==> trial 76: inputs <==
==> flow/design.v <==
`timescale 1ns / 1ps
module fft_4(
        input               clk,
        input               rst_n,
        input wire signed [ 15:0]                   x0_real, 
        input wire signed [ 15:0]                   x0_imag,
        input wire signed [ 15:0]                   x1_real,
        input wire signed [ 15:0]                   x1_imag,
        input wire signed [ 15:0]                   x2_real,
        input wire signed [ 15:0]                   x2_imag,
        input wire signed [ 15:0]                   x3_real,
        input wire signed [ 15:0]                   x3_imag,
        output reg signed [ 15:0]                   X0_real,
        output reg signed [ 15:0]                   X0_imag,
        output reg signed [ 15:0]                   X1_real,
        output reg signed [ 15:0]                   X1_imag,            
        output reg signed [ 15:0]                   X2_real,
        output reg signed [ 15:0]                   X2_imag,
        output reg signed [ 15:0]                   X3_real,
        output reg signed [ 15:0]                   X3_imag
    );
parameter W4_0_real = 16'h7FFF; 
parameter W4_0_imag = 16'h0000;
parameter W4_1_real = 16'h0000;
parameter W4_1_imag = 16'h8000; 
parameter W4_2_real = 16'h8000; 
parameter W4_2_imag = 16'h0000; 
parameter W4_3_real = 16'h0000;   
parameter W4_3_imag = 16'h7FFF; 
        reg signed [ 15:0]              s0_real;
        reg signed [ 15:0]              s0_imag;
        reg signed [ 15:0]              s1_real;
        reg signed [ 15:0]              s1_imag;
        reg signed [ 15:0]              s2_real;
        reg signed [ 15:0]              s2_imag;
        reg signed [ 15:0]              s3_real;
        reg signed [ 15:0]              s3_imag;
        reg signed [ 15:0]              r0_real;
        reg signed [ 15:0]              r0_imag;
        reg signed [ 15:0]              r1_real;
        reg signed [ 15:0]              r1_imag;
        reg signed [ 15:0]              r2_real;
        reg signed [ 15:0]              r2_imag;
        reg signed [ 15:0]              r3_real;
        reg signed [ 15:0]              r3_imag;       
always @(posedge clk or negedge rst_n) begin
    if(!rst_n)begin
        s0_real     <=      'h0;
        s0_imag     <=      'h0;      
        s1_real     <=      'h0;
        s1_imag     <=      'h0;
        s2_real     <=      'h0;
        s2_imag     <=      'h0;
        s3_real     <=      'h0;
        s3_imag     <=      'h0;
    end
    else begin
        s0_real     <=      x0_real + x1_real;
        s0_imag     <=      x0_imag + x1_imag;
        s1_real     <=      x0_real - x1_real;
        s1_imag     <=      x0_imag - x1_imag;  
        s2_real     <=      x2_real + x3_real;
        s2_imag     <=      x2_imag + x3_imag;
        s3_real     <=      x2_real - x3_real;
        s3_imag     <=      x2_imag - x3_imag;
    end
end
always@(posedge clk or negedge rst_n)begin
    if (!rst_n)begin
        r0_real     <=      'h0;      
        r0_imag     <=      'h0;
        r1_real     <=      'h0;
        r1_imag     <=      'h0;
        r2_real     <=      'h0;
        r2_imag     <=      'h0;
        r3_real     <=      'h0;
        r3_imag     <=      'h0;
    end
    else begin
        r0_real     <=      s0_real + s2_real;
        r0_imag     <=      s0_imag + s2_imag;
        r2_real     <=      s0_real - s2_real;
        r2_imag     <=      s0_imag - s2_imag;
        r1_real     <=      s1_real + s3_imag;
        r1_imag     <=      s1_imag - s3_real;
        r3_real     <=      s1_real - s3_imag;
        r3_imag     <=      s1_imag + s3_real;
    end
end
always@(posedge clk or negedge rst_n)begin
    if (!rst_n)begin
        X0_real    <=       'b0;    
        X0_imag    <=       'b0; 
        X1_real    <=       'b0; 
        X1_imag    <=       'b0; 
        X2_real    <=       'b0; 
        X2_imag    <=       'b0; 
        X3_real    <=       'b0; 
        X3_imag    <=       'b0;
    end
    else begin
        X0_real    <=       r0_real;
        X0_imag    <=       r0_imag;
        X1_real    <=       r1_real;
        X1_imag    <=       r1_imag;
        X2_real    <=       r2_real;
        X2_imag    <=       r2_imag;
        X3_real    <=       r3_real;
        X3_imag    <=       r3_imag;
        end
end
endmodule
==> flow/run.sh <==
#!/bin/bash
# the make line also repeats each setting of config.mk as NAME=value (left out here)
make -C /OpenROAD-flow-scripts/flow DESIGN_CONFIG=/design/flow/config.mk WORK_HOME=/design/flow/orfs CLKGATE_MAP_FILE= finish
==> flow/config.mk <==
export PLATFORM = sky130hd
export DESIGN_NAME = fft_4
export DESIGN_NICKNAME = fft_4
export VERILOG_FILES = /design/flow/design.v
export SDC_FILE = /design/flow/constraint.sdc
export NUM_CORES = 4
export LEC_CHECK = 0
export ABC_AREA = 1
export CAP_MARGIN = 20
export CORE_MARGIN = 2
export CORE_UTILIZATION = 72
export CTS_CLUSTER_DIAMETER = 400
export CTS_CLUSTER_SIZE = 98
export SETUP_SLACK_MARGIN = 0.28
export SLEW_MARGIN = 20
export TNS_END_PERCENT = 10
==> flow/constraint.sdc <==
create_clock -name core_clock -period 0.948 [get_ports {clk}]
set_input_delay 0.1896 -clock core_clock [delete_from_list [all_inputs] [get_ports {clk}]]
set_output_delay 0.1896 -clock core_clock [all_outputs]
set_load 0.01 [all_outputs]
==> build 61 (differences from trial 76) <==
ABC_AREA = default   (was 1)
CAP_MARGIN = 5   (was 20)
CORE_ASPECT_RATIO = 0.56   (was default)
CORE_MARGIN = 7   (was 2)
CORE_UTILIZATION = 40   (was 72)
CTS_CLUSTER_DIAMETER = 109   (was 400)
CTS_CLUSTER_SIZE = default   (was 98)
HOLD_SLACK_MARGIN = 0.13   (was default)
MIN_ROUTING_LAYER = met2   (was default)
SETUP_SLACK_MARGIN = default   (was 0.28)
TNS_END_PERCENT = 85   (was 10)
==> flow/constraint.sdc (replaced) <==
create_clock -name core_clock -period 3.5 [get_ports {clk}]
set_input_delay 0.7000 -clock core_clock [delete_from_list [all_inputs] [get_ports {clk}]]
set_output_delay 0.7000 -clock core_clock [all_outputs]
set_load 0.01 [all_outputs]
==> trial 98 (differences from trial 76) <==
ABC_AREA = default   (was 1)
CTS_CLUSTER_DIAMETER = default   (was 400)
CTS_CLUSTER_SIZE = default   (was 98)
PLACE_DENSITY = 0.79   (was default)
SETUP_SLACK_MARGIN = default   (was 0.28)
TNS_END_PERCENT = default   (was 10)
==> flow/constraint.sdc (replaced) <==
create_clock -name core_clock -period 2.82 [get_ports {clk}]
set_input_delay 0.5640 -clock core_clock [delete_from_list [all_inputs] [get_ports {clk}]]
set_output_delay 0.5640 -clock core_clock [all_outputs]
set_load 0.01 [all_outputs]
==> flow_summary.json <==
{
  "chip_area_mm2": 0.0594,
  "fp.coreArea_mm2": 0.0515,
  "cts-resized-gates": 0,
  "top_logic_kind": "adder cells",
  "postSynthAreaPerCell_um2": 10.0,
  "synth-xor-area-share_pct": 8.67,
  "synthTopCellsByArea": "sky130_fd_sc_hd__dfrtp_1 44%, sky130_fd_sc_hd__ha_1 14%, sky130_fd_sc_hd__xnor2_1 6.8%, sky130_fd_sc_hd__a21oi_1 4.6%, sky130_fd_sc_hd__inv_1 3.9%",
  "place.gp.congestion": 0.960,
  "yosysMostFrequentCell": "sky130_fd_sc_hd__dfrtp_1",
  "status": "finished clean",
  "synth_area_mm2": 0.0210,
  "postSynthSeqShare_pct": 44.3,
  "yosysCellCount": 2093,
  "synth.top_cell.area_share_pct": 44.3,
  "post-cts-setup-buffers": 0,
  "dp_worst_setup_slack_ps": 47.9,
  "fa_ha_area_share_pct": 15.8,
  "yosys.area_share.aoi_pct": 15.2,
  "top_cells_by_count": "372 x sky130_fd_sc_hd__dfrtp_1, 240 x sky130_fd_sc_hd__ha_1, 220 x sky130_fd_sc_hd__inv_1",
  "dpl-instance-area_mm2": 0.0244,
  "die.size.x_um": 320,
  "std_cell_rows": 62
}
(the above is from build 61)
==> flow_summary.json <==
{
  "status": "complete, but fails checks",
  "failed_layout_checks": "setup timing",
  "yosysCellCount": 2093,
  "die.size.x_um": 175,
  "std_cell_rows": 62,
  "yosysMostFrequentCell": "sky130_fd_sc_hd__dfrtp_1",
  "synth_area_mm2": 0.0210,
  "synth-xor-area-share_pct": 8.67,
  "post-cts-setup-buffers": 0,
  "postSynthAreaPerCell_um2": 10.0,
  "synth.top_cell.area_share_pct": 44.3,
  "yosys.area_share.aoi_pct": 15.2,
  "cts-resized-gates": 0,
  "setup-violations-final": 1,
  "dp_worst_setup_slack_ps": -294,
  "top_logic_kind": "adder cells",
  "postSynthSeqShare_pct": 44.3,
  "fa_ha_area_share_pct": 15.8,
  "synthTopCellsByArea": "sky130_fd_sc_hd__dfrtp_1 44%, sky130_fd_sc_hd__ha_1 14%, sky130_fd_sc_hd__xnor2_1 6.8%, sky130_fd_sc_hd__a21oi_1 4.6%, sky130_fd_sc_hd__inv_1 3.9%",
  "fp.coreArea_mm2": 0.0287,
  "layout_setup_ws_ps": -8.96,
  "place.gp.congestion": 1.04
}
(the above is from trial 98)
==> flow_summary.json <==
{
  "first-error": "[ERROR DPL-0038] Utilization greater than 100%, impossible to legalize",
  "chip_area_mm2": 0.0356,
  "fp.coreArea_mm2": 0.0335,
  "fa_ha_area_share_pct": 13.6,
  "std_cell_rows": 67,
  "haltStage": "global routing",
  "top_logic_kind": "simple AND/OR/NAND/NOR gates",
  "die.size.x_um": 189,
  "cts-resized-gates": 578,
  "postSynthAreaPerCell_um2": 7.54,
  "postSynthSeqShare_pct": 38.0,
  "synth.top_cell.area_share_pct": 38.0,
  "dpl-instance-area_mm2": 0.0303,
  "status": "aborted with a tool error",
  "synth-xor-area-share_pct": 4.29
}
(the above is from trial 76)

---

==> run a <==
Starts from the design.v that is shown in full above.
make LEC_CHECK=0 CAP_MARGIN=20 CORE_MARGIN=2 CORE_UTILIZATION=72 CTS_CLUSTER_SIZE=14 HOLD_SLACK_MARGIN=0.29 PLACE_DENSITY=0.79 SLEW_MARGIN=20 finish   # period 2.82 ns
run.sh (not shown) runs the stock make flow with config.mk's settings and CLKGATE_MAP_FILE=.
==> run b (differences from run a) <==
Settings changed: CORE_UTILIZATION 72 to 65, CTS_CLUSTER_SIZE 14 to 43, HOLD_SLACK_MARGIN 0.29 to not set, PLACE_DENSITY 0.79 to not set.
==> flow/constraint.sdc (replaced) <==
create_clock -name core_clock -period 2.11 [get_ports {clk}]
set_input_delay 0.4220 -clock core_clock [delete_from_list [all_inputs] [get_ports {clk}]]
set_output_delay 0.4220 -clock core_clock [all_outputs]
set_load 0.01 [all_outputs]
==> run c (differences from run a) <==
Settings changed: ABC_AREA set to 1, CTS_CLUSTER_SIZE 14 to 99, HOLD_SLACK_MARGIN 0.29 to not set, PLACE_DENSITY 0.79 to not set.
==> flow/constraint.sdc (replaced) <==
create_clock -name core_clock -period 2.05 [get_ports {clk}]
set_input_delay 0.4100 -clock core_clock [delete_from_list [all_inputs] [get_ports {clk}]]
set_output_delay 0.4100 -clock core_clock [all_outputs]
set_load 0.01 [all_outputs]
==> notes <==
Run c finished with negative setup slack left. Run a reached the layout checks and failed them: negative setup slack. Run b stopped in global routing (5_1_grt). In run c the first-iteration DRC count is larger than in run a, by about 22%. Core utilization: run a is higher than run c (0.74 points). Against run c, the clock power of run a is lower by about 26%. Against run a, the synthesized cell count of run c is higher by about 55%. Synthesized area is the same in run b and run a. Against run a, the combinational power of run c is higher by 51%. Register-to-register slack: run c is better than run a (0.18 ns). Design area: run a is smaller than run c (about 14%). In run c the via count is higher than in run a, by about 34%.
Power is estimated from default activity; no workload was simulated.
